==> run A <==
Design k580vm80a, start of the top module:
module k580vm80a
(
   input         pin_clk,        
   input         pin_f1,         
   input         pin_f2,         
   input         pin_reset,      
   output [15:0] pin_a,          
   output  [7:0] pin_dout,       
   input   [7:0] pin_din,        
   output        pin_aena,       
   output        pin_dena,       
   input         pin_hold,      
   output        pin_hlda,      
   input         pin_ready,     
   output        pin_wait,      
   input         pin_int,       
   output        pin_inte,      
   output        pin_sync,      
   output        pin_dbin,      
   output        pin_wr_n
);
wire  [7:0]    d;
reg   [7:0]    db, di;
reg   [15:0]   a;
wire           clk, f1, f2;
reg            abufena, db_ena, db_stb, dbin_pin, dbinf2;
reg            reset;
wire           ready;
wire           dbin_ext;
reg            t851, t404, t382, t383, t712, t735, t773;
reg            hold, hlda_pin;
wire           hlda, h889;
reg            wr_n, t1124, t1011, sync;
wire           ready_int;
reg   [15:0]   r16_pc, r16_hl, r16_de, r16_bc, r16_sp, r16_wz, mxo;
wire  [15:0]   mxi;
wire           mxr0, mxr1, mxr2, mxr3, mxr4, mxr5;
wire           mxwh, mxwl, mxrh, mxrl, mxw16, mxwadr;
wire           dec16, inc16, iad16;
reg            xchg_dh, xchg_tt, t3144;
wire           t1460, t1467, t1513, t1514, t1519;
wire           sy_inta, sy_wo_n, sy_hlta, sy_out, sy_m1, sy_inp, sy_memr;
reg            sy_stack;
  ...
==> flow/config.mk <==
export PLATFORM = sky130hd
export DESIGN_NAME = k580vm80a
export DESIGN_NICKNAME = k580vm80a
export VERILOG_FILES = /design/flow/design.v
export SDC_FILE = /design/flow/constraint.sdc
export NUM_CORES = 4
export LEC_CHECK = 0
export ABC_AREA = 1
export CAP_MARGIN = 20
export CELL_PAD_IN_SITES_DETAIL_PLACEMENT = 0
export CELL_PAD_IN_SITES_GLOBAL_PLACEMENT = 0
export CORE_MARGIN = 2
export CORE_UTILIZATION = 72
export CTS_CLUSTER_DIAMETER = 189
export CTS_CLUSTER_SIZE = 15
export GPL_ROUTABILITY_DRIVEN = 0
export GPL_TIMING_DRIVEN = 1
export MAX_ROUTING_LAYER = met5
export PLACE_DENSITY_LB_ADDON = 0.06
export SLEW_MARGIN = 30
==> flow/constraint.sdc <==
create_clock -name core_clock -period 3.6 [get_ports {pin_clk}]
set_input_delay 0.7200 -clock core_clock [delete_from_list [all_inputs] [get_ports {pin_clk}]]
set_output_delay 0.7200 -clock core_clock [all_outputs]
set_load 0.01 [all_outputs]
run.sh (not shown) runs the stock make flow with config.mk's settings and CLKGATE_MAP_FILE=.
==> run M (differences from run A) <==
Settings changed: CELL_PAD_IN_SITES_DETAIL_PLACEMENT 0 to unset, CELL_PAD_IN_SITES_GLOBAL_PLACEMENT 0 to unset, CORE_UTILIZATION 72 to 31, CTS_CLUSTER_DIAMETER 189 to unset, CTS_CLUSTER_SIZE 15 to unset, GPL_ROUTABILITY_DRIVEN 0 to unset, GPL_TIMING_DRIVEN 1 to unset, MAX_ROUTING_LAYER met5 to met4, PLACE_DENSITY_LB_ADDON 0.06 to unset, SLEW_MARGIN 30 to 40.
==> flow/constraint.sdc (replaced) <==
create_clock -name core_clock -period 4.55 [get_ports {pin_clk}]
set_input_delay 0.9100 -clock core_clock [delete_from_list [all_inputs] [get_ports {pin_clk}]]
set_output_delay 0.9100 -clock core_clock [all_outputs]
set_load 0.01 [all_outputs]
==> run K (differences from run A) <==
Settings changed: ABC_AREA 1 to unset, CELL_PAD_IN_SITES_DETAIL_PLACEMENT 0 to unset, CELL_PAD_IN_SITES_GLOBAL_PLACEMENT 0 to unset, CORE_UTILIZATION 72 to 64, CTS_CLUSTER_DIAMETER 189 to unset, CTS_CLUSTER_SIZE 15 to unset, GPL_ROUTABILITY_DRIVEN 0 to unset, GPL_TIMING_DRIVEN 1 to unset, MAX_ROUTING_LAYER met5 to unset, PLACE_DENSITY_LB_ADDON 0.06 to unset, SLEW_MARGIN 30 to 20.
==> flow/constraint.sdc (replaced) <==
create_clock -name core_clock -period 4.13 [get_ports {pin_clk}]
set_input_delay 0.8260 -clock core_clock [delete_from_list [all_inputs] [get_ports {pin_clk}]]
set_output_delay 0.8260 -clock core_clock [all_outputs]
set_load 0.01 [all_outputs]
==> qor.yml <==
status:
  status: "did not finish"
  failing_step: "global routing (5_1_grt)"
  tool.error: "[ERROR GRT-0232] Routing congestion too high. Check the congestion heatmap in the GUI."
synth:
  syn-num-nets: 1402
  mux_area_frac: 0
  synth_seq_share: 0.572
  ys_sh_adder: 0.0230
  avgSynthCellArea_um2: 9.64
  ys_sh_simple: 0.190
placed_design:
  dp.cells: 1783
  place_area_um2: 15100
  place_hpwl_um: 30100
die:
  die_w_um: 139
  core_um2: 18000
global_route:
  met1_usage: 0.759
  gr-total-overflow: 54
  track_usage: 0.724
clocking:
  post_cts_buffers: 54
  cts_buffers: 20
Source of the figures above: run A

==> qor.yml <==
placed_design:
  place_area_um2: 14700
  dp.cells: 1987
clocking:
  post_cts_buffers: 0
  cts_buffers: 28
sta:
  worst_pin_slew_ns: 0.870
power:
  p_clk_uw: 2180
  switchingPower_uw: 1760
synth:
  synth_seq_share: 0.572
  ys_sh_adder: 0.0230
  avgSynthCellArea_um2: 9.64
  mux_area_frac: 0
  ys_sh_simple: 0.190
layout:
  design_area_um2: 15700
  clk_share: 0.0562
die:
  core_um2: 41900
status:
  status: "finished clean"
global_route:
  met1_usage: 0.269
  track_usage: 0.202
critical_path:
  regToRegEndpoint: "r16_hl[10]$_DFFE_PP_"
Source of the figures above: run M

==> qor.yml <==
placed_design:
  place_area_um2: 15800
  place_hpwl_um: 36200
clocking:
  cts_buffers: 26
sta:
  setup_violations: 56
  layout_setup_ws_ns: -0.135
global_route:
  gr-total-overflow: 0
  met1_usage: 0.586
  track_usage: 0.442
status:
  status: "finished with violations"
  violations: "negative setup slack"
synth:
  mux_area_frac: 0.0125
  synth_seq_share: 0.534
  avgSynthCellArea_um2: 10.7
  syn-num-nets: 1357
  ys_sh_adder: 0.0215
Source of the figures above: run K


---

==> trial 35 <==
Starting RTL as in the previous note.
clock: 3.88 ns
lec_check: 0
cap_margin: 35
core_margin: 5
core_utilization: 40
cts_cluster_size: 56
gpl_timing_driven: 0
min_routing_layer: met1
slew_margin: 20
tns_end_percent: 40
==> inputs of trial 54, as changes to trial 35 <==
Settings changed: CAP_MARGIN 35 to 20, CORE_MARGIN 5 to 2, CORE_UTILIZATION 40 to 68, CTS_CLUSTER_SIZE 56 to 29, GPL_TIMING_DRIVEN 0 to unset, MIN_ROUTING_LAYER met1 to unset, TNS_END_PERCENT 40 to unset.
==> flow/constraint.sdc (replaced) <==
create_clock -name core_clock -period 3.73 [get_ports {pin_clk}]
set_input_delay 0.7460 -clock core_clock [delete_from_list [all_inputs] [get_ports {pin_clk}]]
set_output_delay 0.7460 -clock core_clock [all_outputs]
set_load 0.01 [all_outputs]
==> inputs of build 3, as changes to trial 35 <==
Settings changed: CAP_MARGIN 35 to 20, CORE_MARGIN 5 to 2, CTS_CLUSTER_SIZE 56 to unset, GPL_TIMING_DRIVEN 0 to unset, MIN_ROUTING_LAYER met1 to unset, TNS_END_PERCENT 40 to unset.
==> flow/constraint.sdc (replaced) <==
create_clock -name core_clock -period 8.58 [get_ports {pin_clk}]
set_input_delay 1.7160 -clock core_clock [delete_from_list [all_inputs] [get_ports {pin_clk}]]
set_output_delay 1.7160 -clock core_clock [all_outputs]
set_load 0.01 [all_outputs]
==> inputs of build 5, as changes to trial 35 <==
Settings changed: ABC_AREA set to 1, CAP_MARGIN 35 to 20, CORE_ASPECT_RATIO set to 0.92, CORE_MARGIN 5 to 2, CORE_UTILIZATION 40 to 68, CTS_CLUSTER_SIZE 56 to 29, GPL_TIMING_DRIVEN 0 to unset, MIN_ROUTING_LAYER met1 to unset, SETUP_SLACK_MARGIN set to -0.27, TNS_END_PERCENT 40 to unset.
==> flow/constraint.sdc (replaced) <==
create_clock -name core_clock -period 3.6 [get_ports {pin_clk}]
set_input_delay 0.7200 -clock core_clock [delete_from_list [all_inputs] [get_ports {pin_clk}]]
set_output_delay 0.7200 -clock core_clock [all_outputs]
set_load 0.01 [all_outputs]
==> summary of the runs <==
Build 5 completed and failed the layout checks on negative setup slack. Trial 35 finished with negative setup slack left. Build 3 finished clean. Trial 54 finished but fails on negative setup slack. Clock skew: trial 35 < trial 54 < build 3 < build 5. Synthesized cell count is the same in trial 54 and build 3. Sequential cell count is the same in build 3 and build 5. The lowest core utilization belongs to build 3, the highest to trial 54. Die size, highest first: trial 35, build 3, trial 54, build 5. Against build 5, the maximum frequency of trial 54 is larger by 3.3%. The highest first-iteration DRC count belongs to trial 54, the lowest to trial 35. The lowest hold slack belongs to trial 35, the highest to trial 54. Clock-buffer cell count: build 5 is lower than trial 54 (3).
==> figures <==
quantity	build 5	build 3	trial 54	trial 35
Run status	finished with violations	finished clean	finished with violations	finished with violations
Violated checks	negative setup slack	-	negative setup slack	negative setup slack
Cell count listed in synth_stat.txt	1,364	1,319	1,319	1,319
Die boundary width	149.0 µm	191.7 µm	148.0 µm	197.7 µm
Combinational cell power	0.00187 W	0.000578 W	0.00220 W	0.00176 W
Wire length of the first global-routing pass	71.99 mm	71.21 mm	86.55 mm	74.01 mm
Number of logic inverters in the finished layout	216	54	54	54
Total met3 wirelength after detailed routing	9.835 mm	5.453 mm	12.04 mm	5.178 mm
Buf/Inv on CP	9	1	5	7
Worst setup margin	-1.038 ns	2.441 ns	-0.7609 ns	-0.4339 ns
Clk power	0.00255 W	0.00125 W	0.00277 W	0.00284 W
Clock network fraction of design power	31.3%	37.1%	32.4%	35.6%
Data arrival, critical path	4.81 ns	6.35 ns	4.73 ns	4.59 ns
Delay of the slowest cell on the worst path	0.50 ns	0.91 ns	0.44 ns	0.41 ns
R2r setup slk	-1.04 ns	2.44 ns	-0.76 ns	-0.43 ns
Maximum net fanout on the critical path	5	19	6	6
Tally of unique sky130hd cells used after synthesis	68	99	99	99
RePlAce Congestion	1.004	1.016	1.042	1.027
Site row count	48	68	52	68
Post-synth area from yosys stat	13,160 µm²	14,100 µm²	14,100 µm²	14,100 µm²

---

==> inputs of run C <==
k580vm80a again, from the RTL that the note above started with.
// k580vm80a
module k580vm80a
(
   input         pin_clk,        
   input         pin_f1,         
   input         pin_f2,         
   input         pin_reset,      
   output [15:0] pin_a,          
   output  [7:0] pin_dout,       
   input   [7:0] pin_din,        
   output        pin_aena,       
   output        pin_dena,       
   input         pin_hold,      
   output        pin_hlda,      
   input         pin_ready,     
   output        pin_wait,      
   input         pin_int,       
   output        pin_inte,      
   output        pin_sync,      
   output        pin_dbin,      
   output        pin_wr_n
);
clock: 5.18 ns
lec_check: 0
cap_margin: 35
cell_pad_in_sites_detail_placement: 0
cell_pad_in_sites_global_placement: 3
core_margin: 9
core_utilization: 25
cts_cluster_diameter: 40
gpl_routability_driven: 1
gpl_timing_driven: 1
max_routing_layer: met5
place_density_lb_addon: 0.21
setup_slack_margin: 0.52
slew_margin: 10
tns_end_percent: 15
==> inputs of run D, as changes to run C <==
Settings changed: ABC_AREA from default to 1, CAP_MARGIN 35 to 20, CELL_PAD_IN_SITES_DETAIL_PLACEMENT 0 to default, CELL_PAD_IN_SITES_GLOBAL_PLACEMENT 3 to default, CORE_MARGIN 9 to 2, CORE_UTILIZATION 25 to 72, CTS_CLUSTER_DIAMETER 40 to 360, CTS_CLUSTER_SIZE from default to 14, GPL_ROUTABILITY_DRIVEN 1 to default, GPL_TIMING_DRIVEN 1 to default, MAX_ROUTING_LAYER met5 to default, PLACE_DENSITY_LB_ADDON 0.21 to 0.08, SETUP_SLACK_MARGIN 0.52 to default, SLEW_MARGIN 10 to 20, TNS_END_PERCENT 15 to default.
==> flow/constraint.sdc (replaced) <==
create_clock -name core_clock -period 3.9 [get_ports {pin_clk}]
set_input_delay 0.7800 -clock core_clock [delete_from_list [all_inputs] [get_ports {pin_clk}]]
set_output_delay 0.7800 -clock core_clock [all_outputs]
set_load 0.01 [all_outputs]
==> notes <==
- Run C produced a clean layout. Run D failed in global routing (5_1_grt) with ODB-0269.
- In die area, run C is at 3.4 times the value of run D.
- Of run D and run C, run C has the higher synthesized area (gap about 7%, measured against run C).
- In run D the synthesized cell count is larger than in run C, by 3.4%.

---

==> inputs of run H <==
k580vm80a again, from the RTL that the note above started with.
Settings: LEC_CHECK=0, ABC_AREA=1, CAP_MARGIN=20, CORE_ASPECT_RATIO=0.5, CORE_MARGIN=2, CORE_UTILIZATION=72, CTS_CLUSTER_DIAMETER=373, CTS_CLUSTER_SIZE=13, PLACE_DENSITY_LB_ADDON=0.19, SETUP_SLACK_MARGIN=1.12, SLEW_MARGIN=20; clock period 4.33 ns.
==> run P: changes against run H <==
- ABC_AREA: 1 -> not set
- CELL_PAD_IN_SITES_DETAIL_PLACEMENT: not set -> 0
- CELL_PAD_IN_SITES_GLOBAL_PLACEMENT: not set -> 3
- CORE_ASPECT_RATIO: 0.5 -> not set
- CORE_UTILIZATION: 72 -> 25
- CTS_CLUSTER_DIAMETER: 373 -> not set
- CTS_CLUSTER_SIZE: 13 -> not set
- GPL_ROUTABILITY_DRIVEN: not set -> 1
- GPL_TIMING_DRIVEN: not set -> 1
- MAX_ROUTING_LAYER: not set -> met5
- PLACE_DENSITY_LB_ADDON: 0.19 -> 0.21
- SETUP_SLACK_MARGIN: 1.12 -> not set
- SLEW_MARGIN: 20 -> 30
==> flow/constraint.sdc (replaced) <==
create_clock -name core_clock -period 4.91 [get_ports {pin_clk}]
set_input_delay 0.9820 -clock core_clock [delete_from_list [all_inputs] [get_ports {pin_clk}]]
set_output_delay 0.9820 -clock core_clock [all_outputs]
set_load 0.01 [all_outputs]
==> results <==
|  | run H | run P |
|---|---|---|
| Run status | aborted with a tool error | complete, no violations |
| Failing step | 5_1_grt | - |
| Worst Setup Slack post-DPL | -0.0351 ns | 0.117 ns |
| Post-synthesis compound-gate area fraction | 12.8% | 21.6% |
| CORE AREA | 17600 µm² | 56100 µm² |
| Cell area after placement | 14200 µm² | 16000 µm² |
| Adder and majority cell fraction of the synthesized area | 2.30% | 2.15% |
| Number of standard cells reported by yosys | 1364 | 1319 |
| Width of the die | 195 µm | 241 µm |
| Number of nets at floorplan | 1402 | 1357 |
| Setup bufs post-CTS | 38 | 0 |
| Simple-gate share of the synthesized area | 19.0% | 16.0% |
| Synth Seq Share | 57.2% | 53.4% |
| Max-area cell share | 55.9% | 52.2% |
| Synth Area per Inst | 9.64 µm² | 10.7 µm² |
| Post-DP HPWL | 31300 µm | 45400 µm |
| Inserted Clock Buffers | 23 | 34 |
| Xor and xnor area share after synthesis | 1.53% | 1.80% |
| # resized after CTS | 28 | 0 |
| Chip area estimate from yosys synthesis | 13200 µm² | 14100 µm² |
| Mapped cell area | 13200 µm² | 14100 µm² |
| Number of cells in the design after placement | 1666 | 2149 |
| Area fraction in mux cells | 0% | 1.25% |
| Die Outline Area | 19400 µm² | 58300 µm² |
| Distinct lib cells | 68 | 99 |
| Level count of the clock H-tree | 1 | 2 |

---

==> harbor: inputs <==
Starting RTL as in the previous note.
make LEC_CHECK=0 ABC_AREA=1 CAP_MARGIN=20 CORE_MARGIN=2 CORE_UTILIZATION=66 CTS_CLUSTER_SIZE=71 SLEW_MARGIN=20 finish   # period 3.75 ns
==> quartz: changes against harbor <==
--- a/flow/config.mk
+++ b/flow/config.mk
@@ -8,6 +8,6 @@
 export ABC_AREA = 1
 export CAP_MARGIN = 20
 export CORE_MARGIN = 2
-export CORE_UTILIZATION = 66
-export CTS_CLUSTER_SIZE = 71
+export CORE_UTILIZATION = 72
+export CTS_CLUSTER_SIZE = 14
 export SLEW_MARGIN = 20
==> flow/constraint.sdc (replaced) <==
create_clock -name core_clock -period 3.84 [get_ports {pin_clk}]
set_input_delay 0.7680 -clock core_clock [delete_from_list [all_inputs] [get_ports {pin_clk}]]
set_output_delay 0.7680 -clock core_clock [all_outputs]
set_load 0.01 [all_outputs]
==> notes <==
In area after synthesis, quartz and harbor do not differ.
quartz never finished: it broke off in global routing (5_1_grt) with GRT-0232. harbor finished but failed the layout checks on setup timing.
In synthesized cell count, quartz and harbor do not differ.
In quartz the die size is lower than in harbor, by about 8%.
==> figures <==
item                                                    harbor                     quartz
Area of the core region                             0.0195 mm2                 0.0180 mm2
Count of placed standard cells including taps             1809                       1738
DP Worst Slack                                         -517 ps                    -428 ps
Post-DP Area                                        0.0151 mm2                 0.0148 mm2
Cell row count                                              51                         49
Buffers inserted by post-CTS timing repair                  17                         38
Hpwl dp                                               32300 um                   31900 um
Final RePlAce weighted congestion                         1.05                       1.06
Outcome                                        failed layout checks  aborted with a tool error
Stage where the flow stopped                                 -   global routing (5_1_grt)
Reasons for failing layout checks                 setup timing                          -
Post-CTS Resized                                            46                         53
Number of clock buffers inserted by TritonCTS               27                         26
Width of the die                                        145 um                     139 um
Chip Height                                             145 um                     139 um
Floorplan Utilization                                    67.4%                      73.2%
Die ar.                                             0.0211 mm2                 0.0194 mm2
No activity file was given, so power comes from the tool's default toggle rates.
